`config.mk`:
```
export PLATFORM = sky130hd
export DESIGN_NAME = life16
export DESIGN_NICKNAME = life16
export VERILOG_FILES = /design/flow/design.v
export SDC_FILE = /design/flow/constraint.sdc
export NUM_CORES = 4
export LEC_CHECK = 0
export CAP_MARGIN = 35
export CELL_PAD_IN_SITES_GLOBAL_PLACEMENT = 0
export CORE_MARGIN = 2
export CORE_UTILIZATION = 55
export CTS_CLUSTER_SIZE = 34
export GPL_TIMING_DRIVEN = 0
export PLACE_DENSITY_LB_ADDON = 0.28
export SETUP_SLACK_MARGIN = 1.01
export SLEW_MARGIN = 0
```
`constraint.sdc`:
```
create_clock -name core_clock -period 3.53 [get_ports {clk}]
set_input_delay 0.7060 -clock core_clock [delete_from_list [all_inputs] [get_ports {clk}]]
set_output_delay 0.7060 -clock core_clock [all_outputs]
set_load 0.01 [all_outputs]
```
`design.v`:
```
module life16(
    input clk,
    input load,
    input [255:0] data,
    output reg [255:0] q);
reg [3:0] sum;    
always @(posedge clk) begin
    if (load) begin q <= data; end
    else begin
        for (integer count = 0 ; count < 256 ; count++) begin
        if (count == 0) begin
            sum = q[1] + q[15] + q[16] + q[17] + q[31] + q[240] + q[241] +  q[255]; 
        end else if (count == 15) begin
            sum = q[14] + q[16] + q[0] + q[31] + q[240] + q[254] + q[30]  + q[255];
        end else if (count == 240) begin
            sum = q[0] + q[1] + q[15] + q[239] + q[241] + q[224] + q[225] + q[255];
        end else if (count == 255) begin
            sum = q[0] + q[14] +  q[15] + q[224] + q[238] + q[240] + q[239] + q[254];
        end else if (count > 0 && count < 15) begin
            sum = q[count -1] + q[count +1] + q[count +16] + q[count +15] + q[count +17] + q[count + 240] + q[count +239] + q[count +241];
        end else if (count % 16 == 0) begin 
            sum = q[count -1] + q[count +1] + q[count +15] + q[count +16] + q[count +17] + q[count -15] + q[count -16] + q[count +31];
        end else if (count % 16 == 15)  begin
            sum = q[count -1] + q[count +1] + q[count +15] + q[count -15]  + q[count +16] + q[count -16] + q[count -17]  + q[count -31];
        end else if (count > 240 && count < 255) begin
            sum = q[count -1] + q[count +1] + q[count - 15] + q[count - 16] + q[count - 17] + q[count - 240] + q[count - 241] + q[count - 239];
        end else begin
            sum = q[count -1] + q[count +1] + q[count -15] + q[count -16]  + q[count -17] + q[count +15] + q[count +16] + q[count +17];
        end
        if ((sum == 0 || sum == 1) || (sum >= 4)) begin
         	q[count] <= 0;
    	end else if (sum == 3) begin
         	q[count] <= 1;
    	end
    end
    end
end
endmodule
```
`run.sh`:
```
#!/bin/bash
# the make line also repeats each setting of config.mk as NAME=value (left out here)
make -C /OpenROAD-flow-scripts/flow DESIGN_CONFIG=/design/flow/config.mk WORK_HOME=/design/flow/orfs CLKGATE_MAP_FILE= finish
```
==> results of run 1 <==
## what timing repair did
item / CTS / global route
resized: 168 / 203
setup buffers: 605 / 134
pin swaps: 365 / 162
setup endpoints to repair: 558 / 597
hold buffers: 0 / 0
## final cells by class
cell class | instances | area [um2]
Inverter | 2047 | 8390
Multi-Input combinational cell | 3327 | 43300
Fill cell | 7014 | 27900
Timing Repair Buffer | 1252 | 11100
Clock inverter | 15 | 85.1
Buffer | 57 | 578
Tap cell | 1368 | 1710
Sequential cell | 256 | 7690
Clock buffer | 60 | 1180
## routing by layer
metal	vias to the layer above	share of wire, %	GRT usage, %
met2	1790	48	55.8
met5	-	0.031	0
met4	8	6.8	19.0
met3	562	7.6	6.31
li1	20300	-	-
met1	22900	37	40.2
## through the flow
step	TNS, ps	instances
3_3_place_gp	-118410	7567
6_report	-71960	8382
5_1_grt	-129440	8382
4_1_cts	-57030	8248
3_5_place_dp	-144890	7568
2_1_floorplan	-32120	5687
==> reports/notes.md, run 1 <==
### Timing
- **fin crit share** 114%
- **unrepaired setup endpoints after global routing** yes
- **final count of negative-setup-slack endpoints** 383
- **transition time of the tightest slew-check pin** 710 ps
- **final hold slack** 734 ps
- **final tally of hold violations** 0
- **fin worst setup slack** -480 ps
- **Slew Limit Headroom** 52.6%
- **Max Fclk** 249 MHz
- **max-slew violation total from the final report** 0
- **Min Clock Period, post-route** 4010 ps
- **Setup Skew** 16.8 ps

### Global routing
- **GRT Resource Usage Total** 33.2%
- **wire length of the first global-routing pass** 269,000 um
- **number of global-route vias before repair** 49,300
- **grt total ovfl** 0
- **antenna violations before repair** 4
- **largest net degree at the start of global routing** 11

### Logic synthesis
- **chip area line of the yosys report** 56,600 um2
- **Main area contributors** sky130_fd_sc_hd__fa_1 36%, sky130_fd_sc_hd__ha_1 17%, sky130_fd_sc_hd__edfxtp_1 14%
- **unique cell type count in the Yosys netlist** 15
- **xor/xnor share of the synthesized area** 0%
- **area of the mapped netlist** 56,600 um2
- **area fraction in compound gates** 2.29%
- **area share of the largest cell type after synthesis** 36.2%
- **post-synthesis async set-or-reset flop share** 0%
- **top cells by count** 2,047 x sky130_fd_sc_hd__inv_1, 1,023 x sky130_fd_sc_hd__fa_1, 768 x sky130_fd_sc_hd__ha_1
- **cell type with the largest total area after synthesis** sky130_fd_sc_hd__fa_1
- **count of mapped cells out of synthesis** 5,687
- **simple-gate share of the synthesized area** 11.8%
- **average cell area after synthesis** 9.95 um2
- **number of nets produced by synthesis** 7,736
- **cell count listed in synth_stat.txt** 5,687
- **prevailing post-synth register cell** sky130_fd_sc_hd__edfxtp_1
- **share of the yosys chip area belonging to registers** 13.6%
- **total number of yosys warnings** 1
- **EDFF count, synth** 256
- **synthesis-stage register bit count** 256
- **area share of fa/ha/maj cells after synthesis** 53.2%
- **Dominant comb cell** adder cells
- **Mux area share** 4.53%
- **most used standard cell by instance count after synthesis** sky130_fd_sc_hd__inv_1

### Floorplan
- **Die Outline Area** 105,000 um2
- **number of placement rows** 117
- **height of the chip** 325 um
- **die outline width** 325 um
- **Core Footprint** 102,000 um2
- **floorplan utilization** 55.6%
- **I/O pin cnt** 514

### Clock network
- **CTS sink cnt** 256
- **clock-pin slew on the worst setup and hold paths** 60 ps
- **clock buffers created by TritonCTS** 42
- **Clock Latency Late Sink** 630 ps
- **TritonCTS clock tree** yes
- **largest buffer count on any clock path** 3
- **H-tree level count** 2
- **buffer cell driving the clock tree root** sky130_fd_sc_hd__clkbuf_16

### Setup path
- **register-to-register setup slack** -480 ps
- **Critical Path AT** 4390 ps
- **critical path class** reg2reg
- **logic depth of the worst register-to-register path** 13
- **endpoint of the most critical setup path** q[192]$_DFFE_PP_
- **Critical Path Sink Type** flip-flop
- **family of cells with the greatest summed delay on the critical path** adder cells
- **Critical path buffers and inverters** 5
- **max incr delay on CP** 510 ps
- **crit path launch** q[177]$_DFFE_PP_
- **Critical R2R Launch** q[177]$_DFFE_PP_
- **worst path cell trace** clkinvlp_4, buf_12, buf_6, fa_1, fa_1, fa_1, inv_1, ha_2, inv_2, fa_1, nor4b_2, a21oi_2, or3_1
- **maximum fanout count along the critical path** 3
- **type of origin of the critical path** flip-flop
- **highest-delay cell along the critical path** sky130_fd_sc_hd__fa_1
- **reg-to-reg endpoint** q[192]$_DFFE_PP_
- **required time of the critical path** 3910 ps
- **instance count on the critical path** 13
- **Crit path top cell by count** sky130_fd_sc_hd__fa_1

### Cells and area
- **Finished Cell Area** 74,000 um2
- **number of nets at the end of the flow** 9,032
- **final core utilization** 72.6%
- **signed area change from the synthesized netlist to the final layout** 30.7%

### Routing
- **total wire length after detailed routing** 176,000 um
- **Wirelength per Cell** 21.0 um
- **DRC violation count after routing** 0
- **number of DRC markers in iteration 0** 2,875
- **Post-DRT Antenna Nets** 0
- **routed vias** 45,600
- **DR pass1 iterations** 6
- **diode count** 0
- **DR vias/cell** 5.43

### Status
- **Failed Checks** setup timing
- **outcome** finished with violations

### Place
- **DPL Wire Length** 136,000 um
- **placed inst area** 65,800 um2
- **worst slack at placement** -702 ps
- **routability congestion estimate** 0.931
- **count of input and output buffers** 512

### Job
- **number of warnings in the stage logs** 29
- **max-capacitance violation count** 0

### Worst hold path
- **critical hold path startpoint** data[111]
- **number of cells on the worst hold path** 3
- **worst min path class** in2reg
- **endpoint of the worst hold path** q[111]$_DFFE_PP_

==> run 2: changes to the inputs <==
- CAP_MARGIN: 35 -> 20
- CELL_PAD_IN_SITES_DETAIL_PLACEMENT: not set -> 1
- CELL_PAD_IN_SITES_GLOBAL_PLACEMENT: 0 -> not set
- CORE_MARGIN: 2 -> 9
- CORE_UTILIZATION: 55 -> 54
- CTS_CLUSTER_SIZE: 34 -> not set
- GPL_TIMING_DRIVEN: 0 -> not set
- PLACE_DENSITY_LB_ADDON: 0.28 -> 0.13
- SETUP_SLACK_MARGIN: 1.01 -> not set
- SLEW_MARGIN: 0 -> 35
- clock period: 3.53 -> 7.61 ns (I/O delays scaled with it)
==> run 2 against run 1 <==
Net effect:
- hold slack worse by 2.6 ps
- highest routed layer unchanged
- sequential cell count unchanged
- setup slack better by 3400 ps
- critical path type unchanged
- first-iteration DRC count down 13%
- now clean on timing, DRC and antenna
- synthesized area unchanged
==> reports/notes.md, run 2 <==
### Timing
- **fin worst setup slack** 2950 ps
- **unrepaired setup endpoints after global routing** no
- **fin crit share** 61.2%
- **Setup Skew** 13.7 ps
- **final hold slack** 732 ps
- **Max Fclk** 215 MHz
- **final tally of hold violations** 0
- **transition time of the tightest slew-check pin** 943 ps
- **Min Clock Period, post-route** 4660 ps
- **max-slew violation total from the final report** 0
- **final count of negative-setup-slack endpoints** 0
- **Slew Limit Headroom** 37.1%
- **final sum of negative setup slack** 0 ps

### Setup path
- **logic depth of the worst register-to-register path** 11
- **worst path cell trace** inv_1, fa_1, fa_1, fa_1, inv_1, ha_1, inv_1, fa_1, nor4b_1, a21oi_1, or3_1
- **type of origin of the critical path** flip-flop
- **instance count on the critical path** 11
- **reg-to-reg endpoint** q[174]$_DFFE_PP_
- **crit path launch** q[173]$_DFFE_PP_
- **highest-delay cell along the critical path** sky130_fd_sc_hd__fa_1
- **max incr delay on CP** 540 ps
- **critical path class** reg2reg
- **Critical Path AT** 5030 ps
- **register-to-register setup slack** 2950 ps
- **Critical path buffers and inverters** 3
- **Crit path top cell by count** sky130_fd_sc_hd__fa_1
- **maximum fanout count along the critical path** 7
- **family of cells with the greatest summed delay on the critical path** adder cells
- **Critical Path Sink Type** flip-flop
- **Critical R2R Launch** q[173]$_DFFE_PP_
- **endpoint of the most critical setup path** q[174]$_DFFE_PP_
- **required time of the critical path** 7980 ps

### Global routing
- **grt total ovfl** 0
- **antenna violations before repair** 5
- **number of global-route vias before repair** 51,400
- **wire length of the first global-routing pass** 288,000 um
- **largest net degree at the start of global routing** 171
- **GRT Resource Usage Total** 32.0%

### Routing
- **routed vias** 43,100
- **Post-DRT Antenna Nets** 0
- **DR vias/cell** 5.66
- **DR pass1 iterations** 8
- **DRC violation count after routing** 0
- **number of DRC markers in iteration 0** 2,490
- **Wirelength per Cell** 24.4 um
- **total wire length after detailed routing** 186,000 um

### Worst hold path
- **number of cells on the worst hold path** 2
- **endpoint of the worst hold path** q[135]$_DFFE_PP_
- **worst min path class** reg2reg
- **critical hold path startpoint** q[120]$_DFFE_PP_

### Logic synthesis
- **cell type with the largest total area after synthesis** sky130_fd_sc_hd__fa_1
- **area share of fa/ha/maj cells after synthesis** 53.2%
- **number of nets produced by synthesis** 7,736
- **prevailing post-synth register cell** sky130_fd_sc_hd__edfxtp_1
- **chip area line of the yosys report** 56,600 um2
- **average cell area after synthesis** 9.95 um2
- **share of the yosys chip area belonging to registers** 13.6%
- **Main area contributors** sky130_fd_sc_hd__fa_1 36%, sky130_fd_sc_hd__ha_1 17%, sky130_fd_sc_hd__edfxtp_1 14%
- **most used standard cell by instance count after synthesis** sky130_fd_sc_hd__inv_1
- **EDFF count, synth** 256
- **Mux area share** 4.53%
- **simple-gate share of the synthesized area** 11.8%
- **cell count listed in synth_stat.txt** 5,687
- **top cells by count** 2,047 x sky130_fd_sc_hd__inv_1, 1,023 x sky130_fd_sc_hd__fa_1, 768 x sky130_fd_sc_hd__ha_1
- **post-synthesis async set-or-reset flop share** 0%
- **Dominant comb cell** adder cells
- **total number of yosys warnings** 1
- **unique cell type count in the Yosys netlist** 15
- **count of mapped cells out of synthesis** 5,687
- **area fraction in compound gates** 2.29%
- **area share of the largest cell type after synthesis** 36.2%
- **area of the mapped netlist** 56,600 um2
- **xor/xnor share of the synthesized area** 0%
- **synthesis-stage register bit count** 256

### Clock network
- **Post-CTS Hold Buffers** 0
- **clock buffers created by TritonCTS** 43
- **clock-pin slew on the worst setup and hold paths** 70 ps
- **H-tree level count** 2
- **TritonCTS clock tree** yes
- **CTS sink cnt** 256
- **largest buffer count on any clock path** 3
- **number of setup buffers added after CTS** 0
- **Clock Latency Late Sink** 630 ps
- **buffer cell driving the clock tree root** sky130_fd_sc_hd__clkbuf_16
- **post-cts sizing count** 0

### Floorplan
- **floorplan utilization** 54.5%
- **height of the chip** 342 um
- **number of placement rows** 118
- **Core Footprint** 104,000 um2
- **die outline width** 342 um
- **I/O pin cnt** 514
- **Die Outline Area** 117,000 um2

### Cells and area
- **number of fill cells in the layout** 11,600
- **final core utilization** 61.9%
- **area taken by flip-flops and latches** 7690 um2
- **number of nets at the end of the flow** 8,242
- **Finished Cell Area** 64,300 um2
- **signed area change from the synthesized netlist to the final layout** 13.5%
- **area used by multi-input combinational logic** 40,700 um2
- **number of standard cells in the final layout excluding fillers** 7,608

### Job
- **number of warnings in the stage logs** 32
- **max-capacitance violation count** 0

### Place
- **Placed Cells incl. Taps** 7,527
- **routability congestion estimate** 0.916
- **DPL Wire Length** 155,000 um
- **count of input and output buffers** 513
- **placed inst area** 62,900 um2
- **worst slack at placement** 3150 ps

### Status
- **outcome** no timing/DRC/antenna violations

==> run 2: layout make-up <==
class,instances,area share (%)
clock inverters,19,0.162
inverters,2047,12.0
diodes,3,0.0117
multi-input cells,3327,63.3
clock buffers,58,1.83
repair buffers,518,8.14
well taps,1380,2.69
flip-flops and latches,256,12.0
==> run 2: routing by layer <==
layer | up-vias | part of all wire (%) | track usage [%]
met1 | 22400 | 38 | 37.0
li1 | 18700 | - | -
met5 | - | 0.018 | 0
met4 | 6 | 7.0 | 19.8
met2 | 1469 | 49 | 55.0
met3 | 600 | 6.0 | 5.36
==> run 3: changes to the inputs <==
- CAP_MARGIN: 20 -> 35
- CELL_PAD_IN_SITES_DETAIL_PLACEMENT: 1 -> not set
- CELL_PAD_IN_SITES_GLOBAL_PLACEMENT: not set -> 0
- CORE_MARGIN: 9 -> 2
- CORE_UTILIZATION: 54 -> 67
- CTS_CLUSTER_SIZE: not set -> 34
- GPL_TIMING_DRIVEN: not set -> 1
- PLACE_DENSITY_LB_ADDON: 0.13 -> not set
- SETUP_SLACK_MARGIN: not set -> 1.01
- SLEW_MARGIN: 35 -> 0
- clock period: 7.61 -> 2.07 ns (I/O delays scaled with it)
==> run 3 against run 2 <==
Net effect:
- the run now fails in global routing (5_1_grt)
- die size decreased by 26%
- synthesized cell count unchanged
- synthesized area unchanged
==> reports/notes.md, run 3 <==
### Status
- **outcome** aborted with a tool error
- **step where the flow halted** global routing (5_1_grt)
- **First Err** [ERROR GRT-0232] Routing congestion too high. Check the congestion heatmap in the GUI.

### Logic synthesis
- **Mux area share** 4.53%
- **chip area line of the yosys report** 56,600 um2
- **prevailing post-synth register cell** sky130_fd_sc_hd__edfxtp_1
- **synthesis-stage register bit count** 256
- **top cells by count** 2,047 x sky130_fd_sc_hd__inv_1, 1,023 x sky130_fd_sc_hd__fa_1, 768 x sky130_fd_sc_hd__ha_1
- **post-synthesis async set-or-reset flop share** 0%
- **area of the mapped netlist** 56,600 um2
- **area share of fa/ha/maj cells after synthesis** 53.2%
- **area fraction in compound gates** 2.29%
- **Dominant comb cell** adder cells
- **share of the yosys chip area belonging to registers** 13.6%
- **most used standard cell by instance count after synthesis** sky130_fd_sc_hd__inv_1
- **cell count listed in synth_stat.txt** 5,687
- **average cell area after synthesis** 9.95 um2
- **count of mapped cells out of synthesis** 5,687
- **simple-gate share of the synthesized area** 11.8%
- **xor/xnor share of the synthesized area** 0%
- **cell type with the largest total area after synthesis** sky130_fd_sc_hd__fa_1
- **unique cell type count in the Yosys netlist** 15
- **number of nets produced by synthesis** 7,736
- **EDFF count, synth** 256
- **Main area contributors** sky130_fd_sc_hd__fa_1 36%, sky130_fd_sc_hd__ha_1 17%, sky130_fd_sc_hd__edfxtp_1 14%
- **area share of the largest cell type after synthesis** 36.2%
- **total number of yosys warnings** 1

### Clock network
- **clock buffers created by TritonCTS** 41
- **buffer cell driving the clock tree root** sky130_fd_sc_hd__clkbuf_16
- **largest buffer count on any clock path** 3
- **H-tree level count** 2
- **CTS sink cnt** 256
- **Post-CTS Hold Buffers** 0

### Place
- **Placed Cells incl. Taps** 8,486
- **routability congestion estimate** 1.00
- **count of input and output buffers** 513
- **DPL Wire Length** 146,000 um

### Floorplan
- **floorplan utilization** 67.6%
- **I/O pin cnt** 514
- **height of the chip** 295 um
- **Core Footprint** 83,700 um2
- **number of placement rows** 106
- **Die Outline Area** 86,800 um2
- **die outline width** 295 um

### Global routing
- **GRT Resource Usage Total** 73.0%
- **grt total ovfl** 33

## run 3: per-layer routing
metal | overflow | global-route usage, %
met3 | 8 | 55.7
met5 | 1 | 27.4
met2 | 4 | 92.2
met4 | 20 | 76.8
met1 | 0 | 70.3
## run 3: metrics by stage
step	setup TNS (ps)	setup slack, ps	area (um2)
2_1_floorplan	-737660	-1740	58800
4_1_cts	-844620	-1900	77200
3_3_place_gp	-760470	-1720	74300
3_5_place_dp	-814250	-1940	74300
## run 3: what timing repair did
action / in CTS
setup buffers: 143
gates resized: 172
endpoints found under the setup margin: 768
pin swaps: 158
==> run 4: changes to the inputs <==
- CAP_MARGIN: 35 -> 20
- CELL_PAD_IN_SITES_GLOBAL_PLACEMENT: 0 -> not set
- CORE_UTILIZATION: 67 -> 40
- CTS_CLUSTER_SIZE: 34 -> not set
- GPL_TIMING_DRIVEN: 1 -> not set
- SETUP_SLACK_MARGIN: 1.01 -> not set
- SLEW_MARGIN: 0 -> 20
- clock period: 2.07 -> 5.9 ns (I/O delays scaled with it)
==> run 4 against run 3 <==
Net effect:
- the run now finishes clean
- synthesized cell count did not move
- die size up 66%
- synthesized area unchanged
==> reports/notes.md, run 4 <==
### Logic synthesis
- **cell count listed in synth_stat.txt** 5,687
- **area share of fa/ha/maj cells after synthesis** 53.2%
- **area fraction in compound gates** 2.29%
- **EDFF count, synth** 256
- **xor/xnor share of the synthesized area** 0%
- **share of the yosys chip area belonging to registers** 13.6%
- **top cells by count** 2,047 x sky130_fd_sc_hd__inv_1, 1,023 x sky130_fd_sc_hd__fa_1, 768 x sky130_fd_sc_hd__ha_1
- **unique cell type count in the Yosys netlist** 15
- **chip area line of the yosys report** 56,600 um2
- **Mux area share** 4.53%
- **post-synthesis async set-or-reset flop share** 0%
- **number of nets produced by synthesis** 7,736
- **Dominant comb cell** adder cells
- **average cell area after synthesis** 9.95 um2
- **area share of the largest cell type after synthesis** 36.2%
- **area of the mapped netlist** 56,600 um2
- **count of mapped cells out of synthesis** 5,687
- **synthesis-stage register bit count** 256
- **most used standard cell by instance count after synthesis** sky130_fd_sc_hd__inv_1
- **total number of yosys warnings** 1
- **cell type with the largest total area after synthesis** sky130_fd_sc_hd__fa_1
- **Main area contributors** sky130_fd_sc_hd__fa_1 36%, sky130_fd_sc_hd__ha_1 17%, sky130_fd_sc_hd__edfxtp_1 14%
- **prevailing post-synth register cell** sky130_fd_sc_hd__edfxtp_1
- **simple-gate share of the synthesized area** 11.8%

### Setup path
- **critical path class** reg2reg
- **maximum fanout count along the critical path** 7
- **worst path cell trace** inv_1, fa_1, fa_1, fa_1, inv_1, ha_1, inv_1, fa_1, nor4b_1, a21oi_1, or3_1
- **instance count on the critical path** 11
- **Critical Path Sink Type** flip-flop
- **Critical Path AT** 4870 ps
- **logic depth of the worst register-to-register path** 11
- **Crit path top cell by count** sky130_fd_sc_hd__fa_1
- **highest-delay cell along the critical path** sky130_fd_sc_hd__fa_1
- **family of cells with the greatest summed delay on the critical path** adder cells
- **Critical R2R Launch** q[34]$_DFFE_PP_
- **endpoint of the most critical setup path** q[50]$_DFFE_PP_
- **register-to-register setup slack** 1390 ps
- **type of origin of the critical path** flip-flop
- **crit path launch** q[34]$_DFFE_PP_
- **Critical path buffers and inverters** 3
- **reg-to-reg endpoint** q[50]$_DFFE_PP_
- **max incr delay on CP** 540 ps
- **required time of the critical path** 6260 ps

### Worst hold path
- **critical hold path startpoint** q[216]$_DFFE_PP_
- **worst min path class** reg2reg
- **endpoint of the worst hold path** q[231]$_DFFE_PP_
- **number of cells on the worst hold path** 2

### Cells and area
- **number of nets at the end of the flow** 8,254
- **number of standard cells in the final layout excluding fillers** 8,125
- **number of fill cells in the layout** 13,400
- **signed area change from the synthesized netlist to the final layout** 14.9%

### Floorplan
- **floorplan utilization** 40.1%
- **Core Footprint** 141,000 um2
- **number of placement rows** 138
- **Die Outline Area** 145,000 um2
- **die outline width** 380 um
- **height of the chip** 380 um
- **I/O pin cnt** 514

### Clock network
- **Clock Latency Late Sink** 630 ps
- **largest buffer count on any clock path** 3
- **post-cts sizing count** 0
- **Post-CTS Hold Buffers** 0
- **number of setup buffers added after CTS** 0
- **TritonCTS clock tree** yes
- **H-tree level count** 2
- **buffer cell driving the clock tree root** sky130_fd_sc_hd__clkbuf_16
- **clock-pin slew on the worst setup and hold paths** 50 ps
- **CTS sink cnt** 256
- **clock buffers created by TritonCTS** 45

### Timing
- **final sum of negative setup slack** 0 ps
- **final tally of hold violations** 0
- **Slew Limit Headroom** 41.8%
- **Min Clock Period, post-route** 4510 ps
- **Setup Skew** 25.3 ps
- **final count of negative-setup-slack endpoints** 0
- **Max Fclk** 222 MHz
- **transition time of the tightest slew-check pin** 872 ps
- **max-slew violation total from the final report** 0
- **fin crit share** 76.5%
- **unrepaired setup endpoints after global routing** no

### Global routing
- **number of global-route vias before repair** 43,900
- **largest net degree at the start of global routing** 90
- **wire length of the first global-routing pass** 254,000 um
- **grt total ovfl** 0
- **GRT Resource Usage Total** 23.0%
- **antenna violations before repair** 1

### Place
- **count of input and output buffers** 513
- **DPL Wire Length** 139,000 um
- **routability congestion estimate** 0.869
- **Placed Cells incl. Taps** 8,048

### Routing
- **Wirelength per Cell** 20.1 um
- **Post-DRT Antenna Nets** 0
- **DRC violation count after routing** 0
- **routed vias** 40,400
- **total wire length after detailed routing** 163,000 um
- **DR vias/cell** 4.97
- **DR pass1 iterations** 5
- **number of DRC markers in iteration 0** 2,055

### Job
- **max-capacitance violation count** 0
- **number of warnings in the stage logs** 26

### Status
- **outcome** no timing/DRC/antenna violations

[run 4: stage by stage]
step | hold slack, ps | utilization [%] | setup WS [ps] | instance area (um2)
final | 734 | 46.1 | 1390 | 65000
after global routing | 766 | 46.1 | 1250 | 65000
after CTS | 742 | 46.1 | 1440 | 65000
after detailed placement | 729 | 45.1 | 1460 | 63700
after global placement | 725 | 45.1 | 1510 | 63700
after floorplan | 748 | - | 2060 | 56600
[run 4: layout make-up]
| type | instances | area [um2] | share of cell area, % |
|---|---|---|---|
| antenna | 1 | 2.50 | 0.00385 |
| clock buffer | 57 | 1170 | 1.80 |
| clock inverter | 19 | 184 | 0.283 |
| inverter | 2047 | 7680 | 11.8 |
| multi-input combinational | 3327 | 40700 | 62.5 |
| sequential | 256 | 7690 | 11.8 |
| tap | 1890 | 2360 | 3.64 |
| timing repair buffer | 528 | 5300 | 8.15 |
[run 4: per-layer routing]
layer,part of all wire (%),wire length [um],GRT usage (%),vias up
met5,0.0080,13,0,-
met2,48,77600,38.6,966
met1,42,69300,30.0,20500
li1,-,-,-,18700
met3,5.8,9490,3.93,268
met4,4.2,6810,8.34,2
==> run 5: changes to the inputs <==
- CORE_UTILIZATION: 40 -> 72
- PLACE_DENSITY_LB_ADDON: not set -> 0.0
- SETUP_SLACK_MARGIN: not set -> 0.85
- TNS_END_PERCENT: not set -> 10
- clock period: 5.9 -> 4.42 ns (I/O delays scaled with it)
==> run 5 against run 4 <==
Net effect:
- hold slack worse by 1.0 ps
- setup slack got worse by 1200 ps
- synthesized area unchanged
- register-to-register slack got worse by 1200 ps
- maximum frequency up 6.3%
- critical path depth rose by 1
- final cell count is 4.4% lower
- utilization increased by 43 points
- sequential cell count did not move
- sequential share of layout area is 0.71 points lower
- critical endpoint is now q[33]$_DFFE_PP_
==> reports/notes.md, run 5 <==
### Cells and area
- **number of fill cells in the layout** 3,585
- **final core utilization** 89.2%
- **number of nets at the end of the flow** 8,752
- **signed area change from the synthesized netlist to the final layout** 22.2%
- **Finished Cell Area** 69,200 um2

### Logic synthesis
- **cell type with the largest total area after synthesis** sky130_fd_sc_hd__fa_1
- **post-synthesis async set-or-reset flop share** 0%
- **total number of yosys warnings** 1
- **count of mapped cells out of synthesis** 5,687
- **number of nets produced by synthesis** 7,736
- **average cell area after synthesis** 9.95 um2
- **Main area contributors** sky130_fd_sc_hd__fa_1 36%, sky130_fd_sc_hd__ha_1 17%, sky130_fd_sc_hd__edfxtp_1 14%
- **area share of the largest cell type after synthesis** 36.2%
- **area share of fa/ha/maj cells after synthesis** 53.2%
- **top cells by count** 2,047 x sky130_fd_sc_hd__inv_1, 1,023 x sky130_fd_sc_hd__fa_1, 768 x sky130_fd_sc_hd__ha_1
- **most used standard cell by instance count after synthesis** sky130_fd_sc_hd__inv_1
- **EDFF count, synth** 256
- **xor/xnor share of the synthesized area** 0%
- **area fraction in compound gates** 2.29%
- **share of the yosys chip area belonging to registers** 13.6%
- **area of the mapped netlist** 56,600 um2
- **prevailing post-synth register cell** sky130_fd_sc_hd__edfxtp_1
- **Dominant comb cell** adder cells
- **Mux area share** 4.53%
- **simple-gate share of the synthesized area** 11.8%
- **chip area line of the yosys report** 56,600 um2
- **unique cell type count in the Yosys netlist** 15
- **cell count listed in synth_stat.txt** 5,687
- **synthesis-stage register bit count** 256

### Floorplan
- **number of placement rows** 102
- **floorplan utilization** 72.9%
- **I/O pin cnt** 514
- **Core Footprint** 77,600 um2
- **Die Outline Area** 80,900 um2
- **die outline width** 284 um
- **height of the chip** 284 um

### Setup path
- **maximum fanout count along the critical path** 5
- **instance count on the critical path** 12
- **Critical Path Sink Type** flip-flop
- **endpoint of the most critical setup path** q[33]$_DFFE_PP_
- **Critical path buffers and inverters** 4
- **family of cells with the greatest summed delay on the critical path** adder cells
- **Critical R2R Launch** q[32]$_DFFE_PP_
- **Critical Path AT** 4600 ps
- **register-to-register setup slack** 180 ps
- **logic depth of the worst register-to-register path** 12
- **required time of the critical path** 4770 ps
- **critical path class** reg2reg
- **highest-delay cell along the critical path** sky130_fd_sc_hd__fa_1
- **crit path launch** q[32]$_DFFE_PP_
- **Crit path top cell by count** sky130_fd_sc_hd__fa_1
- **reg-to-reg endpoint** q[33]$_DFFE_PP_
- **worst path cell trace** clkinvlp_4, buf_6, fa_1, fa_1, fa_1, inv_1, ha_1, inv_1, fa_1, nor4b_2, a21oi_1, or3_1
- **max incr delay on CP** 630 ps
- **type of origin of the critical path** flip-flop

### Worst hold path
- **worst min path class** reg2reg
- **endpoint of the worst hold path** q[129]$_DFFE_PP_
- **critical hold path startpoint** q[114]$_DFFE_PP_
- **number of cells on the worst hold path** 2

### Global routing
- **wire length of the first global-routing pass** 257,000 um
- **antenna violations before repair** 3
- **number of global-route vias before repair** 49,500
- **grt total ovfl** 0
- **GRT Resource Usage Total** 41.2%
- **largest net degree at the start of global routing** 90

### Timing
- **fin worst setup slack** 175 ps
- **fin crit share** 96.0%
- **Slew Limit Headroom** 43.8%
- **Max Fclk** 236 MHz
- **transition time of the tightest slew-check pin** 843 ps
- **max-slew violation total from the final report** 0
- **Min Clock Period, post-route** 4240 ps
- **final count of negative-setup-slack endpoints** 0
- **unrepaired setup endpoints after global routing** yes
- **final tally of hold violations** 0
- **final sum of negative setup slack** 0 ps
- **Setup Skew** 22.7 ps

### Routing
- **Wirelength per Cell** 22.3 um
- **DR vias/cell** 5.91
- **diode count** 0
- **DRC violation count after routing** 0
- **Post-DRT Antenna Nets** 0
- **number of DRC markers in iteration 0** 3,572
- **DR pass1 iterations** 6
- **routed vias** 45,900
- **total wire length after detailed routing** 173,000 um

### Clock network
- **largest buffer count on any clock path** 3
- **Post-CTS Hold Buffers** 0
- **clock buffers created by TritonCTS** 40
- **TritonCTS clock tree** yes
- **Clock Latency Late Sink** 590 ps
- **buffer cell driving the clock tree root** sky130_fd_sc_hd__clkbuf_16
- **H-tree level count** 2
- **CTS sink cnt** 256
- **clock-pin slew on the worst setup and hold paths** 60 ps

### Job
- **number of warnings in the stage logs** 29
- **max-capacitance violation count** 0

### Place
- **count of input and output buffers** 513
- **routability congestion estimate** 0.945
- **DPL Wire Length** 130,000 um
- **placed inst area** 64,600 um2
- **worst slack at placement** 200 ps

### Status
- **outcome** no timing/DRC/antenna violations

==> run 5: stage by stage <==
step,cells,hold slack [ps]
after global routing,7768,772
after CTS,7631,739
after floorplan,5687,748
after detailed placement,7402,716
after global placement,7402,711
final,7768,733
==> run 5: timing repair <==
| action | in CTS | in global routing |
|---|---|---|
| endpoints found under the hold margin | 0 | 0 |
| gates resized | 158 | 182 |
| buffers inserted | 162 | 137 |
| pin swaps | 103 | 92 |
| endpoints found under the setup margin | 503 | 511 |
==> run 5: final cells by class <==
cell class | count | area [um2] | area share, %
flip-flops and latches | 256 | 7690 | 11.1
well taps | 1040 | 1300 | 1.88
clock inverters | 13 | 51.3 | 0.0741
repair buffers | 1031 | 9320 | 13.5
inverters | 2047 | 8050 | 11.6
clock buffers | 54 | 1070 | 1.55
multi-input cells | 3327 | 41700 | 60.3
==> run 5: metal layers <==
layer / track usage, % / wire (um) / part of all wire, % / vias to the layer above
met2: 67.8 / 82600 / 48 / 2528
met5: 0 / 37 / 0.021 / -
met3: 8.39 / 16300 / 9.4 / 867
li1: - / - / - / 19700
met1: 49.4 / 59500 / 34 / 22800
met4: 27.1 / 14700 / 8.5 / 6
==> run 6: changes to the inputs <==
- CORE_ASPECT_RATIO: not set -> 0.5
- CTS_CLUSTER_DIAMETER: not set -> 351
- CTS_CLUSTER_SIZE: not set -> 96
- PLACE_DENSITY: not set -> 0.37
- PLACE_DENSITY_LB_ADDON: 0.0 -> not set
- SETUP_SLACK_MARGIN: 0.85 -> not set
- clock period: 4.42 -> 3.03 ns (I/O delays scaled with it)
==> run 6 against run 5 <==
Net effect:
- the flow now stops in global routing (5_1_grt)
- synthesized cell count unchanged
- die size up 0.17%
- synthesized area is the same
==> reports/notes.md, run 6 <==
### Status
- **First Err** [ERROR GRT-0116] Global routing finished with congestion. Check the congestion regions in the DRC Viewer.
- **step where the flow halted** global routing (5_1_grt)
- **outcome** aborted with a tool error

### Logic synthesis
- **most used standard cell by instance count after synthesis** sky130_fd_sc_hd__inv_1
- **average cell area after synthesis** 9.95 um2
- **simple-gate share of the synthesized area** 11.8%
- **synthesis-stage register bit count** 256
- **number of nets produced by synthesis** 7,736
- **unique cell type count in the Yosys netlist** 15
- **cell count listed in synth_stat.txt** 5,687
- **Main area contributors** sky130_fd_sc_hd__fa_1 36%, sky130_fd_sc_hd__ha_1 17%, sky130_fd_sc_hd__edfxtp_1 14%
- **EDFF count, synth** 256
- **area of the mapped netlist** 56,600 um2
- **area share of the largest cell type after synthesis** 36.2%
- **area fraction in compound gates** 2.29%
- **Mux area share** 4.53%
- **chip area line of the yosys report** 56,600 um2
- **cell type with the largest total area after synthesis** sky130_fd_sc_hd__fa_1
- **post-synthesis async set-or-reset flop share** 0%
- **count of mapped cells out of synthesis** 5,687
- **total number of yosys warnings** 1
- **prevailing post-synth register cell** sky130_fd_sc_hd__edfxtp_1
- **share of the yosys chip area belonging to registers** 13.6%
- **Dominant comb cell** adder cells
- **top cells by count** 2,047 x sky130_fd_sc_hd__inv_1, 1,023 x sky130_fd_sc_hd__fa_1, 768 x sky130_fd_sc_hd__ha_1
- **xor/xnor share of the synthesized area** 0%
- **area share of fa/ha/maj cells after synthesis** 53.2%

### Place
- **routability congestion estimate** 0.966
- **placed inst area** 72,300 um2
- **worst slack at placement** -1110 ps
- **DPL Wire Length** 166,000 um
- **count of input and output buffers** 513
- **Placed Cells incl. Taps** 8,336

### Floorplan
- **height of the chip** 202 um
- **Core Footprint** 77,600 um2
- **number of placement rows** 72
- **I/O pin cnt** 514
- **die outline width** 401 um
- **floorplan utilization** 73.0%
- **Die Outline Area** 81,000 um2

### Global routing
- **GRT Resource Usage Total** 91.1%
- **grt total ovfl** 1,962

### Clock network
- **largest buffer count on any clock path** 3
- **Post-CTS Hold Buffers** 0
- **CTS sink cnt** 256
- **H-tree level count** 1
- **buffer cell driving the clock tree root** sky130_fd_sc_hd__clkbuf_16
- **clock buffers created by TritonCTS** 6

-- run 6: per-layer routing --
metal	overflow	global-route usage, %
met1	281	89.1
met2	971	101
met3	209	85.6
met4	486	88.1
met5	15	67.7
-- run 6: repair_timing --
item	CTS
setup buffers	84
gates resized	417
pin swaps	152
gates cloned	0
endpoints found under the setup margin	512
hold endpoints to repair	0
==> run 7: changes to the inputs <==
- CAP_MARGIN: 20 -> 15
- CORE_ASPECT_RATIO: 0.5 -> not set
- CORE_UTILIZATION: 72 -> 70
- CTS_CLUSTER_DIAMETER: 351 -> not set
- CTS_CLUSTER_SIZE: 96 -> 89
- HOLD_SLACK_MARGIN: not set -> -0.09
- PLACE_DENSITY: 0.37 -> not set
- SETUP_SLACK_MARGIN: not set -> 0.11
- TNS_END_PERCENT: 10 -> not set
- clock period: 3.03 -> 3.85 ns (I/O delays scaled with it)
==> run 7 against run 6 <==
Net effect:
- the layout now fails its checks (setup timing)
- die size rose by 2.6%
- synthesized area did not move
- synthesized cell count did not move
==> reports/notes.md, run 7 <==
### Logic synthesis
- **area share of the largest cell type after synthesis** 36.2%
- **count of mapped cells out of synthesis** 5,687
- **area fraction in compound gates** 2.29%
- **simple-gate share of the synthesized area** 11.8%
- **Dominant comb cell** adder cells
- **top cells by count** 2,047 x sky130_fd_sc_hd__inv_1, 1,023 x sky130_fd_sc_hd__fa_1, 768 x sky130_fd_sc_hd__ha_1
- **area share of fa/ha/maj cells after synthesis** 53.2%
- **prevailing post-synth register cell** sky130_fd_sc_hd__edfxtp_1
- **cell count listed in synth_stat.txt** 5,687
- **Main area contributors** sky130_fd_sc_hd__fa_1 36%, sky130_fd_sc_hd__ha_1 17%, sky130_fd_sc_hd__edfxtp_1 14%
- **cell type with the largest total area after synthesis** sky130_fd_sc_hd__fa_1
- **unique cell type count in the Yosys netlist** 15
- **xor/xnor share of the synthesized area** 0%
- **average cell area after synthesis** 9.95 um2
- **EDFF count, synth** 256
- **chip area line of the yosys report** 56,600 um2
- **Mux area share** 4.53%
- **most used standard cell by instance count after synthesis** sky130_fd_sc_hd__inv_1
- **synthesis-stage register bit count** 256
- **number of nets produced by synthesis** 7,736
- **post-synthesis async set-or-reset flop share** 0%
- **area of the mapped netlist** 56,600 um2
- **share of the yosys chip area belonging to registers** 13.6%
- **total number of yosys warnings** 1

### Global routing
- **GR Layer Usage met2** 67.2%
- **most used routing layer in global routing** met2
- **Global Route met1 Usage** 48.2%
- **number of global-route vias before repair** 49,600
- **largest net degree at the start of global routing** 79
- **wire length of the first global-routing pass** 256,000 um
- **grt total ovfl** 0
- **antenna violations before repair** 7
- **GRT Resource Usage Total** 40.3%
- **met3 GRT Util** 6.94%

### Routing
- **total wire length after detailed routing** 204,000 um
- **number of DRC markers in iteration 0** 4,767
- **routed vias** 50,500
- **DR vias/cell** 6.17
- **DR pass1 iterations** 7
- **DRC violation count after routing** 0
- **Post-DRT Antenna Nets** 0
- **Wirelength per Cell** 24.9 um

### Clock network
- **clock-pin slew on the worst setup and hold paths** 60 ps
- **Clock Latency Late Sink** 600 ps
- **H-tree level count** 2
- **CTS sink cnt** 256
- **buffer cell driving the clock tree root** sky130_fd_sc_hd__clkbuf_16
- **clock buffers created by TritonCTS** 41
- **largest buffer count on any clock path** 3
- **Post-CTS Hold Buffers** 0
- **TritonCTS clock tree** yes

### Setup path
- **type of origin of the critical path** flip-flop
- **family of cells with the greatest summed delay on the critical path** adder cells
- **Critical Path AT** 4610 ps
- **Critical path buffers and inverters** 4
- **Critical Path Sink Type** flip-flop
- **max incr delay on CP** 580 ps
- **highest-delay cell along the critical path** sky130_fd_sc_hd__fa_1
- **register-to-register setup slack** -420 ps
- **maximum fanout count along the critical path** 4
- **logic depth of the worst register-to-register path** 12
- **reg-to-reg endpoint** q[177]$_DFFE_PP_
- **crit path launch** q[161]$_DFFE_PP_
- **endpoint of the most critical setup path** q[177]$_DFFE_PP_
- **critical path class** reg2reg
- **instance count on the critical path** 12
- **Critical R2R Launch** q[161]$_DFFE_PP_
- **worst path cell trace** clkinvlp_4, buf_6, fa_1, fa_1, fa_1, inv_2, ha_4, inv_2, fa_1, nor4b_2, a21oi_1, or3_1
- **required time of the critical path** 4190 ps
- **Crit path top cell by count** sky130_fd_sc_hd__fa_1

### Status
- **Failed Checks** setup timing
- **outcome** finished with violations

### Floorplan
- **floorplan utilization** 70.5%
- **height of the chip** 288 um
- **die outline width** 288 um
- **number of placement rows** 104
- **Core Footprint** 80,300 um2
- **I/O pin cnt** 514
- **Die Outline Area** 83,100 um2

### Timing
- **Min Clock Period, post-route** 4270 ps
- **final count of negative-setup-slack endpoints** 156
- **final tally of hold violations** 0
- **max-slew violation total from the final report** 0
- **final hold slack** 800 ps
- **unrepaired setup endpoints after global routing** yes
- **fin crit share** 111%
- **Slew Limit Headroom** 45.4%
- **fin worst setup slack** -417 ps
- **Max Fclk** 234 MHz
- **final sum of negative setup slack** -17,540 ps
- **transition time of the tightest slew-check pin** 820 ps
- **Setup Skew** 16.9 ps

### Worst hold path
- **worst min path class** reg2reg
- **number of cells on the worst hold path** 2
- **critical hold path startpoint** q[219]$_DFFE_PP_
- **endpoint of the worst hold path** q[234]$_DFFE_PP_

### Cells and area
- **signed area change from the synthesized netlist to the final layout** 31.2%
- **Finished Cell Area** 74,300 um2
- **number of nets at the end of the flow** 9,152
- **final core utilization** 92.5%
- **number of standard cells in the final layout excluding fillers** 8,186

### Job
- **max-capacitance violation count** 0
- **number of warnings in the stage logs** 31

### Place
- **count of input and output buffers** 513
- **routability congestion estimate** 0.973
- **worst slack at placement** -182 ps
- **DPL Wire Length** 132,000 um
- **Placed Cells incl. Taps** 7,627
- **placed inst area** 66,400 um2

-- run 7: cell type report --
class                   instances  area (um2)
multi-input cells            3327       43400
repair buffers               1430       12500
inverters                    2047        8220
flip-flops and latches        256        7690
fillers                      2871        6030
well taps                    1060        1330
clock buffers                  50        1060
clock inverters                15        58.8
diodes                          1        2.50
-- run 7: per-layer routing --
| metal | part of all wire [%] | wire, um | up-vias |
|---|---|---|---|
| met1 | 32 | 65000 | 24700 |
| met3 | 11 | 22200 | 1472 |
| met4 | 11 | 21500 | 12 |
| met5 | 0.042 | 86 | - |
| li1 | - | - | 20500 |
| met2 | 47 | 95100 | 3806 |
-- run 7: timing repair --
item / in CTS / in global routing
pin swaps: 223 / 420
gates resized: 250 / 506
buffers inserted: 177 / 337
setup endpoints to repair: 227 / 312
==> run 8: changes to the inputs <==
- CELL_PAD_IN_SITES_GLOBAL_PLACEMENT: not set -> 0
- CORE_UTILIZATION: 70 -> 69
- CTS_CLUSTER_SIZE: 89 -> 34
- GPL_TIMING_DRIVEN: not set -> 1
- SETUP_SLACK_MARGIN: 0.11 -> -0.21
- SLEW_MARGIN: 20 -> 15
- clock period: 3.85 -> 3.53 ns (I/O delays scaled with it)
==> run 8 against run 7 <==
Net effect:
- fails the layout checks on capacitance limit, slew limit, setup timing
- critical endpoint is now q[28]$_DFFE_PP_
- setup slack lost 1200 ps
- critical path type unchanged
- largest cell class unchanged
- clock-buffer cell count grew 14
- clock skew grew 3.6 ps
- critical path depth is the same
- wire length grew 22%
==> reports/notes.md, run 8 <==
### Status
- **outcome** finished with violations
- **Failed Checks** capacitance limit, slew limit, setup timing

### Setup path
- **Critical path buffers and inverters** 4
- **required time of the critical path** 3930 ps
- **critical path class** reg2reg
- **highest-delay cell along the critical path** sky130_fd_sc_hd__nor3b_1
- **Crit path top cell by count** sky130_fd_sc_hd__fa_1
- **instance count on the critical path** 12
- **logic depth of the worst register-to-register path** 12
- **crit path launch** q[12]$_DFFE_PP_
- **Critical Path Sink Type** flip-flop
- **Critical Path AT** 5580 ps
- **max incr delay on CP** 1410 ps
- **reg-to-reg endpoint** q[28]$_DFFE_PP_
- **register-to-register setup slack** -1660 ps
- **family of cells with the greatest summed delay on the critical path** adder cells
- **worst path cell trace** inv_4, buf_4, fa_1, fa_1, fa_1, inv_2, ha_4, inv_2, fa_1, nor3b_1, a21oi_1, or3_1
- **Critical R2R Launch** q[12]$_DFFE_PP_
- **type of origin of the critical path** flip-flop
- **maximum fanout count along the critical path** 4
- **endpoint of the most critical setup path** q[28]$_DFFE_PP_

### Logic synthesis
- **number of nets produced by synthesis** 7,736
- **Mux area share** 4.53%
- **post-synthesis async set-or-reset flop share** 0%
- **prevailing post-synth register cell** sky130_fd_sc_hd__edfxtp_1
- **Dominant comb cell** adder cells
- **area share of the largest cell type after synthesis** 36.2%
- **EDFF count, synth** 256
- **area of the mapped netlist** 56,600 um2
- **share of the yosys chip area belonging to registers** 13.6%
- **simple-gate share of the synthesized area** 11.8%
- **area fraction in compound gates** 2.29%
- **total number of yosys warnings** 1
- **cell type with the largest total area after synthesis** sky130_fd_sc_hd__fa_1
- **chip area line of the yosys report** 56,600 um2
- **count of mapped cells out of synthesis** 5,687
- **area share of fa/ha/maj cells after synthesis** 53.2%
- **synthesis-stage register bit count** 256
- **Main area contributors** sky130_fd_sc_hd__fa_1 36%, sky130_fd_sc_hd__ha_1 17%, sky130_fd_sc_hd__edfxtp_1 14%
- **xor/xnor share of the synthesized area** 0%
- **top cells by count** 2,047 x sky130_fd_sc_hd__inv_1, 1,023 x sky130_fd_sc_hd__fa_1, 768 x sky130_fd_sc_hd__ha_1
- **most used standard cell by instance count after synthesis** sky130_fd_sc_hd__inv_1
- **unique cell type count in the Yosys netlist** 15
- **cell count listed in synth_stat.txt** 5,687
- **average cell area after synthesis** 9.95 um2

### Timing
- **fin crit share** 147%
- **Setup Skew** 20.4 ps
- **final count of negative-setup-slack endpoints** 510
- **Max Fclk** 193 MHz
- **final tally of hold violations** 0
- **transition time of the tightest slew-check pin** 1770 ps
- **fin worst setup slack** -1660 ps
- **max-slew violation total from the final report** 2
- **Slew Limit Headroom** -18.0%
- **final sum of negative setup slack** -183,490 ps
- **Min Clock Period, post-route** 5190 ps
- **unrepaired setup endpoints after global routing** yes

### Clock network
- **Clock Latency Late Sink** 640 ps
- **TritonCTS clock tree** yes
- **H-tree level count** 2
- **largest buffer count on any clock path** 3
- **clock-pin slew on the worst setup and hold paths** 70 ps
- **clock buffers created by TritonCTS** 41
- **buffer cell driving the clock tree root** sky130_fd_sc_hd__clkbuf_16
- **CTS sink cnt** 256

### Routing
- **DR pass1 iterations** 9
- **Post-DRT Antenna Nets** 0
- **total wire length after detailed routing** 248,000 um
- **DR vias/cell** 6.65
- **number of DRC markers in iteration 0** 7,056
- **DRC violation count after routing** 0
- **routed vias** 56,500
- **Wirelength per Cell** 29.2 um

### Cells and area
- **Finished Cell Area** 77,200 um2
- **signed area change from the synthesized netlist to the final layout** 36.5%
- **number of nets at the end of the flow** 9,435

### Global routing
- **antenna violations before repair** 32
- **grt total ovfl** 0
- **GRT Resource Usage Total** 42.4%
- **wire length of the first global-routing pass** 276,000 um
- **number of global-route vias before repair** 53,000
- **largest net degree at the start of global routing** 99

### Floorplan
- **floorplan utilization** 69.4%
- **Core Footprint** 81,600 um2
- **height of the chip** 290 um
- **I/O pin cnt** 514
- **number of placement rows** 105
- **die outline width** 290 um
- **Die Outline Area** 84,300 um2

### Job
- **number of warnings in the stage logs** 31
- **max-capacitance violation count** 1

### Worst hold path
- **worst min path class** in2reg
- **number of cells on the worst hold path** 3
- **endpoint of the worst hold path** q[176]$_DFFE_PP_
- **critical hold path startpoint** data[176]

### Place
- **routability congestion estimate** 0.967
- **DPL Wire Length** 137,000 um
- **placed inst area** 69,700 um2
- **count of input and output buffers** 513
- **worst slack at placement** -495 ps

==> run 8: metal layers <==
metal / global-route usage, % / vias up / share of wire (%)
met3: 6.62 / 2753 / 14
met5: 0 / - / 0.17
met2: 71.1 / 5975 / 44
met1: 49.8 / 26600 / 28
met4: 31.3 / 42 / 13
li1: - / 21100 / -
==> run 8: layout make-up <==
type                            instances  area [um2]
Sequential cell                       256        7690
Fill cell                            2223        4350
Multi-Input combinational cell       3327       43900
Timing Repair Buffer                 1713       14900
Inverter                             2047        8190
Clock buffer                           64        1110
Tap cell                             1070        1340
Antenna cell                           10        25.0
Clock inverter                          9        47.5
==> run 8: through the flow <==
step           cells  hold WS [ps]  util, %
3_5_place_dp    8030           787     85.4
6_report        8496           736     94.7
3_3_place_gp    8030           780     85.4
4_1_cts         8261           758     89.7
5_1_grt         8486           770     94.6
2_1_floorplan   5687           748        -
==> run 8: timing repair <==
action,4_1_cts,5_1_grt
pin swaps,200,367
hold buffers,0,0
setup endpoints to repair,234,435
gates resized,300,594
buffers inserted,173,300
==> run 9: changes to the inputs <==
- CAP_MARGIN: 15 -> 20
- CELL_PAD_IN_SITES_GLOBAL_PLACEMENT: 0 -> not set
- CORE_UTILIZATION: 69 -> 38
- CTS_CLUSTER_SIZE: 34 -> not set
- GPL_TIMING_DRIVEN: 1 -> not set
- HOLD_SLACK_MARGIN: -0.09 -> not set
- SETUP_SLACK_MARGIN: -0.21 -> not set
- SLEW_MARGIN: 15 -> 20
- clock period: 3.53 -> 5.11 ns (I/O delays scaled with it)
==> run 9 against run 8 <==
Net effect:
- now clean on timing, DRC and antenna
- first-iteration DRC count fell by 68%
- synthesized area unchanged
- clock skew decreased by 6.6 ps
- design area down 15%
- hold slack got worse by 3.9 ps
- critical path type unchanged
- critical endpoint is now q[50]$_DFFE_PP_
==> reports/notes.md, run 9 <==
### Setup path
- **max incr delay on CP** 540 ps
- **type of origin of the critical path** flip-flop
- **Crit path top cell by count** sky130_fd_sc_hd__fa_1
- **Critical Path Sink Type** flip-flop
- **logic depth of the worst register-to-register path** 11
- **highest-delay cell along the critical path** sky130_fd_sc_hd__fa_1
- **required time of the critical path** 5470 ps
- **reg-to-reg endpoint** q[50]$_DFFE_PP_
- **endpoint of the most critical setup path** q[50]$_DFFE_PP_
- **crit path launch** q[34]$_DFFE_PP_
- **Critical path buffers and inverters** 3
- **worst path cell trace** inv_1, fa_1, fa_1, fa_1, inv_1, ha_1, inv_1, fa_1, nor4b_1, a21oi_1, or3_1
- **Critical R2R Launch** q[34]$_DFFE_PP_
- **Critical Path AT** 4850 ps
- **critical path class** reg2reg
- **register-to-register setup slack** 610 ps
- **family of cells with the greatest summed delay on the critical path** adder cells
- **instance count on the critical path** 11
- **maximum fanout count along the critical path** 7

### Clock network
- **CTS sink cnt** 256
- **post-cts sizing count** 0
- **clock buffers created by TritonCTS** 46
- **number of setup buffers added after CTS** 0
- **largest buffer count on any clock path** 3
- **buffer cell driving the clock tree root** sky130_fd_sc_hd__clkbuf_16
- **TritonCTS clock tree** yes
- **clock-pin slew on the worst setup and hold paths** 60 ps
- **Clock Latency Late Sink** 620 ps
- **Post-CTS Hold Buffers** 0
- **H-tree level count** 2

### Place
- **DPL Wire Length** 144,000 um
- **count of input and output buffers** 513
- **routability congestion estimate** 0.885
- **Placed Cells incl. Taps** 8,175

### Routing
- **number of DRC markers in iteration 0** 2,256
- **DRC violation count after routing** 0
- **total wire length after detailed routing** 167,000 um
- **DR pass1 iterations** 6
- **Wirelength per Cell** 20.3 um
- **routed vias** 40,900
- **DR vias/cell** 4.96
- **Post-DRT Antenna Nets** 0

### Logic synthesis
- **prevailing post-synth register cell** sky130_fd_sc_hd__edfxtp_1
- **chip area line of the yosys report** 56,600 um2
- **unique cell type count in the Yosys netlist** 15
- **xor/xnor share of the synthesized area** 0%
- **cell type with the largest total area after synthesis** sky130_fd_sc_hd__fa_1
- **Dominant comb cell** adder cells
- **area share of fa/ha/maj cells after synthesis** 53.2%
- **Mux area share** 4.53%
- **most used standard cell by instance count after synthesis** sky130_fd_sc_hd__inv_1
- **cell count listed in synth_stat.txt** 5,687
- **area of the mapped netlist** 56,600 um2
- **average cell area after synthesis** 9.95 um2
- **count of mapped cells out of synthesis** 5,687
- **synthesis-stage register bit count** 256
- **EDFF count, synth** 256
- **simple-gate share of the synthesized area** 11.8%
- **top cells by count** 2,047 x sky130_fd_sc_hd__inv_1, 1,023 x sky130_fd_sc_hd__fa_1, 768 x sky130_fd_sc_hd__ha_1
- **area fraction in compound gates** 2.29%
- **share of the yosys chip area belonging to registers** 13.6%
- **post-synthesis async set-or-reset flop share** 0%
- **total number of yosys warnings** 1
- **number of nets produced by synthesis** 7,736
- **area share of the largest cell type after synthesis** 36.2%
- **Main area contributors** sky130_fd_sc_hd__fa_1 36%, sky130_fd_sc_hd__ha_1 17%, sky130_fd_sc_hd__edfxtp_1 14%

### Job
- **number of warnings in the stage logs** 26
- **max-capacitance violation count** 0

### Timing
- **Setup Skew** 13.8 ps
- **fin crit share** 88.0%
- **final sum of negative setup slack** 0 ps
- **final tally of hold violations** 0
- **Max Fclk** 222 MHz
- **Min Clock Period, post-route** 4500 ps
- **final count of negative-setup-slack endpoints** 0
- **unrepaired setup endpoints after global routing** no
- **transition time of the tightest slew-check pin** 805 ps
- **Slew Limit Headroom** 46.3%
- **max-slew violation total from the final report** 0

### Cells and area
- **number of nets at the end of the flow** 8,342
- **signed area change from the synthesized netlist to the final layout** 16.2%
- **number of standard cells in the final layout excluding fillers** 8,257

### Status
- **outcome** no timing/DRC/antenna violations

### Worst hold path
- **critical hold path startpoint** q[151]$_DFFE_PP_
- **worst min path class** reg2reg
- **endpoint of the worst hold path** q[166]$_DFFE_PP_
- **number of cells on the worst hold path** 2

### Global routing
- **antenna violations before repair** 6
- **grt total ovfl** 0
- **number of global-route vias before repair** 44,200
- **GRT Resource Usage Total** 22.4%
- **wire length of the first global-routing pass** 259,000 um
- **largest net degree at the start of global routing** 95

### Floorplan
- **die outline width** 390 um
- **floorplan utilization** 38.3%
- **I/O pin cnt** 514
- **Core Footprint** 148,000 um2
- **number of placement rows** 141
- **Die Outline Area** 152,000 um2
- **height of the chip** 390 um

-- run 9: layout make-up --
| cell class | instances | area (um2) |
|---|---|---|
| Clock buffer | 65 | 1290 |
| Sequential cell | 256 | 7690 |
| Multi-Input combinational cell | 3327 | 40700 |
| Timing Repair Buffer | 615 | 5940 |
| Inverter | 2047 | 7680 |
| Tap cell | 1930 | 2410 |
| Clock inverter | 16 | 124 |
| Fill cell | 14100 | 82000 |
| Antenna cell | 1 | 2.50 |
-- run 9: per-stage QoR --
stage / utilization, % / setup slack (ps) / instance area, um2 / hold slack, ps
4_1_cts: 44.5 / 580 / 65800 / 742
3_3_place_gp: 43.5 / 693 / 64400 / 706
2_1_floorplan: - / 1270 / 56600 / 748
6_report: 44.5 / 612 / 65800 / 732
5_1_grt: 44.5 / 427 / 65800 / 756
3_5_place_dp: 43.5 / 606 / 64400 / 722
-- run 9: routing by layer --
| layer | wire [um] | vias to the layer above | track usage (%) |
|---|---|---|---|
| met1 | 71900 | 20800 | 29.4 |
| met3 | 9540 | 234 | 3.57 |
| met4 | 6450 | 4 | 7.95 |
| met5 | 22 | - | 0 |
| met2 | 79400 | 977 | 37.5 |
| li1 | - | 18900 | - |
==> run 10: changes to the inputs <==
- CAP_MARGIN: 20 -> 15
- CORE_UTILIZATION: 38 -> 70
- CTS_CLUSTER_SIZE: not set -> 24
- HOLD_SLACK_MARGIN: not set -> -0.09
- SETUP_SLACK_MARGIN: not set -> -0.26
- clock period: 5.11 -> 3.61 ns (I/O delays scaled with it)
==> run 10 against run 9 <==
Net effect:
- the layout now fails its checks (setup timing)
- design area up 13%
- die size down 45%
- hold slack better by 18 ps
- final cell count up 0.45%
- synthesized area unchanged
- critical path depth up 2
- first-iteration DRC count up 100%
- non-clock buffer count up 922
- sequential share of layout area down 1.4 points
- critical path type unchanged
- critical endpoint is now q[244]$_DFFE_PP_
==> reports/notes.md, run 10 <==
### Status
- **outcome** finished with violations
- **Failed Checks** setup timing

### Setup path
- **max incr delay on CP** 560 ps
- **crit path launch** q[3]$_DFFE_PP_
- **reg-to-reg endpoint** q[244]$_DFFE_PP_
- **Crit path top cell by count** sky130_fd_sc_hd__fa_1
- **highest-delay cell along the critical path** sky130_fd_sc_hd__fa_1
- **register-to-register setup slack** -540 ps
- **critical path class** reg2reg
- **instance count on the critical path** 13
- **Critical path buffers and inverters** 5
- **required time of the critical path** 3960 ps
- **Critical Path Sink Type** flip-flop
- **Critical Path AT** 4500 ps
- **maximum fanout count along the critical path** 3
- **logic depth of the worst register-to-register path** 13
- **endpoint of the most critical setup path** q[244]$_DFFE_PP_
- **type of origin of the critical path** flip-flop
- **Critical R2R Launch** q[3]$_DFFE_PP_
- **family of cells with the greatest summed delay on the critical path** adder cells
- **worst path cell trace** inv_2, buf_4, buf_6, fa_1, fa_1, fa_1, inv_1, ha_1, inv_1, fa_1, nor4b_2, a21oi_1, or3_1

### Timing
- **fin crit share** 115%
- **final count of negative-setup-slack endpoints** 458
- **Setup Skew** 19.0 ps
- **Min Clock Period, post-route** 4150 ps
- **transition time of the tightest slew-check pin** 647 ps
- **unrepaired setup endpoints after global routing** yes
- **Slew Limit Headroom** 56.9%
- **final tally of hold violations** 0
- **max-slew violation total from the final report** 0
- **fin worst setup slack** -539 ps
- **final sum of negative setup slack** -85,060 ps
- **Max Fclk** 241 MHz

### Floorplan
- **Core Footprint** 80,300 um2
- **Die Outline Area** 83,100 um2
- **height of the chip** 288 um
- **I/O pin cnt** 514
- **floorplan utilization** 70.5%
- **number of placement rows** 104
- **die outline width** 288 um

### Routing
- **number of DRC markers in iteration 0** 4,559
- **DRC violation count after routing** 0
- **Post-DRT Antenna Nets** 0
- **DR vias/cell** 6.12
- **total wire length after detailed routing** 202,000 um
- **routed vias** 50,700
- **DR pass1 iterations** 7
- **Wirelength per Cell** 24.3 um

### Worst hold path
- **number of cells on the worst hold path** 2
- **critical hold path startpoint** load
- **endpoint of the worst hold path** q[51]$_DFFE_PP_
- **worst min path class** in2reg

### Logic synthesis
- **simple-gate share of the synthesized area** 11.8%
- **unique cell type count in the Yosys netlist** 15
- **prevailing post-synth register cell** sky130_fd_sc_hd__edfxtp_1
- **top cells by count** 2,047 x sky130_fd_sc_hd__inv_1, 1,023 x sky130_fd_sc_hd__fa_1, 768 x sky130_fd_sc_hd__ha_1
- **cell count listed in synth_stat.txt** 5,687
- **post-synthesis async set-or-reset flop share** 0%
- **number of nets produced by synthesis** 7,736
- **share of the yosys chip area belonging to registers** 13.6%
- **EDFF count, synth** 256
- **most used standard cell by instance count after synthesis** sky130_fd_sc_hd__inv_1
- **Mux area share** 4.53%
- **area fraction in compound gates** 2.29%
- **area of the mapped netlist** 56,600 um2
- **area share of the largest cell type after synthesis** 36.2%
- **total number of yosys warnings** 1
- **chip area line of the yosys report** 56,600 um2
- **Main area contributors** sky130_fd_sc_hd__fa_1 36%, sky130_fd_sc_hd__ha_1 17%, sky130_fd_sc_hd__edfxtp_1 14%
- **cell type with the largest total area after synthesis** sky130_fd_sc_hd__fa_1
- **average cell area after synthesis** 9.95 um2
- **count of mapped cells out of synthesis** 5,687
- **xor/xnor share of the synthesized area** 0%
- **synthesis-stage register bit count** 256
- **Dominant comb cell** adder cells
- **area share of fa/ha/maj cells after synthesis** 53.2%

### Clock network
- **buffer cell driving the clock tree root** sky130_fd_sc_hd__clkbuf_16
- **H-tree level count** 2
- **clock buffers created by TritonCTS** 40
- **TritonCTS clock tree** yes
- **CTS sink cnt** 256
- **Clock Latency Late Sink** 590 ps
- **Post-CTS Hold Buffers** 0
- **clock-pin slew on the worst setup and hold paths** 70 ps
- **largest buffer count on any clock path** 3

### Job
- **max-capacitance violation count** 0
- **number of warnings in the stage logs** 29

### Cells and area
- **number of standard cells in the final layout excluding fillers** 8,294
- **number of nets at the end of the flow** 9,258
- **signed area change from the synthesized netlist to the final layout** 31.8%
- **Finished Cell Area** 74,600 um2
- **final core utilization** 92.9%

### Place
- **routability congestion estimate** 0.953
- **DPL Wire Length** 140,000 um
- **count of input and output buffers** 513
- **Placed Cells incl. Taps** 8,132
- **placed inst area** 70,200 um2

### Global routing
- **number of global-route vias before repair** 51,400
- **grt total ovfl** 0
- **wire length of the first global-routing pass** 261,000 um
- **largest net degree at the start of global routing** 60
- **antenna violations before repair** 7
- **GRT Resource Usage Total** 41.1%

run 10: metrics by stage:
| stage | setup slack [ps] | hold slack (ps) |
|---|---|---|
| 2_1_floorplan | -231 | 748 |
| 5_1_grt | -583 | 750 |
| 6_report | -539 | 750 |
| 4_1_cts | -260 | 717 |
| 3_3_place_gp | -273 | 765 |
| 3_5_place_dp | -403 | 784 |
run 10: timing repair:
action / CTS / global route
gates resized: 102 / 675
buffers inserted: 8 / 107
endpoints found under the setup margin: 101 / 335
cloned: 0 / 0
pin swaps: 11 / 315
run 10: area by class of cell:
| class | count | area (um2) |
|---|---|---|
| clock inverters | 8 | 31.3 |
| flip-flops and latches | 256 | 7690 |
| well taps | 1060 | 1330 |
| clock buffers | 57 | 1090 |
| inverters | 2047 | 7780 |
| multi-input cells | 3327 | 43100 |
| diodes | 2 | 5.00 |
| repair buffers | 1537 | 13600 |
| fillers | 2809 | 5670 |
run 10: layer usage:
layer	global-route usage, %	up-vias	share of wire (%)
met5	0	-	0.032
met4	29.5	10	11
met3	7.50	1538	11
met2	68.4	3747	47
met1	48.2	24700	31
li1	-	20700	-
